v11:
Design ixu_mc_pipe, start of the top module:
module ixu_mc_pipe (
    input  wire         core_clock_i,
    input  wire         core_flush_i,
    input  wire  [17:0] data_i,
    input  wire         valid_i,
    output logic        busy_o,
    output wire  [ 5:0] rs1_o,
    output wire  [ 5:0] rs2_o,
    input  wire  [31:0] rs1_data_i,
    input  wire  [31:0] rs2_data_i,
    output wire  [ 4:0] rob_o,
    input  wire  [ 6:0] opcode_i,
    input  wire  [ 6:0] ins_type,
    input  wire         imm_i,
    input  wire  [31:0] immediate_i,
    input  wire  [ 5:0] dest_i,
    output logic [ 5:0] wakeup_dest,
    output logic        wakeup_valid,
    output logic [ 5:0] l_wakeup_dest,
    output logic        l_wakeup_valid,
    output logic [ 5:0] ixu_mc_ex_dest,
    output logic [31:0] ixu_mc_ex_data,
    output logic        ixu_mc_ex_valid,
    output logic [ 5:0] ixu_mc_wb_dest,
    output logic [31:0] ixu_mc_wb_data,
    output logic        ixu_mc_wb_valid,
    output wire  [ 4:0] pmu_ins_id_o,
    output wire         pmu_ins_valid_o
);
Size in the first run: roughly 7,100 cells after synthesis, about 310 flip-flops, roughly 0.061 mm2 of cells after synthesis.
clock: 3.74 ns
lec_check: 0
abc_area: 0
cap_margin: 5
cell_pad_in_sites_detail_placement: 0
core_margin: 2
core_utilization: 72
cts_cluster_size: 14
setup_slack_margin: 1.29
slew_margin: 20
run.sh (not shown) runs the stock make flow with config.mk's settings and CLKGATE_MAP_FILE=.
global routing (5_1_grt): v11 exited with error
What v9 does differently from v11 at the input level:
# v11
export LEC_CHECK = 0
export ABC_AREA = 0
export CAP_MARGIN = 5
export CELL_PAD_IN_SITES_DETAIL_PLACEMENT = 0
export CORE_MARGIN = 2
export CORE_UTILIZATION = 72
export CTS_CLUSTER_SIZE = 14
export SETUP_SLACK_MARGIN = 1.29
export SLEW_MARGIN = 20
create_clock -name core_clock -period 3.74 [get_ports {core_clock_i}]
# v9
export LEC_CHECK = 0
export ABC_AREA = 0
export CAP_MARGIN = 20
export CELL_PAD_IN_SITES_DETAIL_PLACEMENT = 0
export CORE_MARGIN = 2
export CORE_UTILIZATION = 71
export CTS_CLUSTER_SIZE = 21
export PLACE_DENSITY_LB_ADDON = 0.24
export SETUP_SLACK_MARGIN = 1.29
export SLEW_MARGIN = 20
create_clock -name core_clock -period 9.04 [get_ports {core_clock_i}]
Results
- Not one of v11 and v9 finished clean.
- v11 never completed, since it errored out during global routing (5_1_grt).
- The flow ended early for v9: it failed with a tool error in global routing (5_1_grt).
- Higher vertical die size was reported by v9, not v11.
- The number of gates resized after CTS in v9 is 0.73 times that in v11.
- On gate count of the mapped netlist, v11 tracks v9 almost exactly.
- v9: cell area after placement 0.0096 mm2 below v11
> inputs changed (v9 -> v39)
# v9
export LEC_CHECK = 0
export ABC_AREA = 0
export CAP_MARGIN = 20
export CELL_PAD_IN_SITES_DETAIL_PLACEMENT = 0
export CORE_MARGIN = 2
export CORE_UTILIZATION = 71
export CTS_CLUSTER_SIZE = 21
export PLACE_DENSITY_LB_ADDON = 0.24
export SETUP_SLACK_MARGIN = 1.29
export SLEW_MARGIN = 20
create_clock -name core_clock -period 9.04 [get_ports {core_clock_i}]
# v39
export LEC_CHECK = 0
export ABC_AREA = 0
export CAP_MARGIN = 20
export CELL_PAD_IN_SITES_DETAIL_PLACEMENT = 0
export CORE_MARGIN = 2
export CORE_UTILIZATION = 70
export CTS_CLUSTER_SIZE = 14
export PLACE_DENSITY_LB_ADDON = 0.24
export SETUP_SLACK_MARGIN = 1.29
export SLEW_MARGIN = 20
create_clock -name core_clock -period 3.74 [get_ports {core_clock_i}]
==> comparison <==
- Seen in the log of v39: GRT-0116 during global routing (5_1_grt), after which the run never completed.
- Per the comparison of v39 with v9, setup slack after placement shows a reduction of 4.77 ns, placer congestion estimate has increased, number of buffers added for setup after CTS increased about 13%, post-placement cell area rose about 15%, fraction of the core area occupied by cells at floorplan fell 1.2 points.
- Of v39 and v9, it is v39 that has the higher core footprint.
- Area of the chip: v39 higher than v9
[inputs] v53 vs v39
# v39
export LEC_CHECK = 0
export ABC_AREA = 0
export CAP_MARGIN = 20
export CELL_PAD_IN_SITES_DETAIL_PLACEMENT = 0
export CORE_MARGIN = 2
export CORE_UTILIZATION = 70
export CTS_CLUSTER_SIZE = 14
export PLACE_DENSITY_LB_ADDON = 0.24
export SETUP_SLACK_MARGIN = 1.29
export SLEW_MARGIN = 20
create_clock -name core_clock -period 3.74 [get_ports {core_clock_i}]
# v53
export LEC_CHECK = 0
export ABC_AREA = 0
export CAP_MARGIN = 20
export CELL_PAD_IN_SITES_DETAIL_PLACEMENT = 0
export CORE_MARGIN = 2
export CORE_UTILIZATION = 56
export CTS_CLUSTER_SIZE = 98
export PLACE_DENSITY_LB_ADDON = 0.24
export SETUP_SLACK_MARGIN = 1.29
export SLEW_MARGIN = 20
create_clock -name core_clock -period 9.04 [get_ports {core_clock_i}]
v53 finished every step from synthesis to the final layout, and the layout passed the timing, DRC and antenna checks.
v53 vs. v39: placeable core area rose by 0.022 mm2, total die area rose by about 25%.
The share of synthesized cell area in and-or and or-and compound cells was comparable across v53 and v39.
v39 -> v53: synthesized chip area reported by yosys delta 0, exact match
Comparing v53 against v39, there is no change at all in cts-stage hold buffer count.
There was hardly any difference in simple-gate area share of the yosys netlist between v53 and v39.
v53 has detailed placer's ending HPWL below what v39 had.

ixu_mc_pipe again, from the RTL that the note above started with.
Settings: LEC_CHECK=0, ABC_AREA=1, CAP_MARGIN=30, CELL_PAD_IN_SITES_DETAIL_PLACEMENT=2, CELL_PAD_IN_SITES_GLOBAL_PLACEMENT=2, CORE_MARGIN=4, CORE_UTILIZATION=18, GPL_TIMING_DRIVEN=0, MAX_ROUTING_LAYER=met5, MIN_ROUTING_LAYER=met1, SETUP_SLACK_MARGIN=0.4, SLEW_MARGIN=20, TNS_END_PERCENT=15; clock period 9.0 ns.
Next try:
- ABC_AREA: 1 -> default
- CAP_MARGIN: 30 -> 20
- CELL_PAD_IN_SITES_DETAIL_PLACEMENT: 2 -> default
- CELL_PAD_IN_SITES_GLOBAL_PLACEMENT: 2 -> default
- CORE_MARGIN: 4 -> 2
- CORE_UTILIZATION: 18 -> 40
- GPL_TIMING_DRIVEN: 0 -> default
- MAX_ROUTING_LAYER: met5 -> default
- MIN_ROUTING_LAYER: met1 -> default
- TNS_END_PERCENT: 15 -> default
=> Global-route usage goes up by 9.9 points. Synthesized cell count goes down by 17%. Cell area goes down by 11%.
Next try:
- ABC_AREA: default -> 1
- CAP_MARGIN: 20 -> 30
- CELL_PAD_IN_SITES_GLOBAL_PLACEMENT: default -> 2
- CORE_UTILIZATION: 40 -> 18
- GPL_TIMING_DRIVEN: default -> 0
- MAX_ROUTING_LAYER: default -> met4
- MIN_ROUTING_LAYER: default -> met2
Non-clock buffer count climbs by 343. Worst setup slack degrades by 310 ps. Design area climbs by 19%. Via count climbs by 65%.
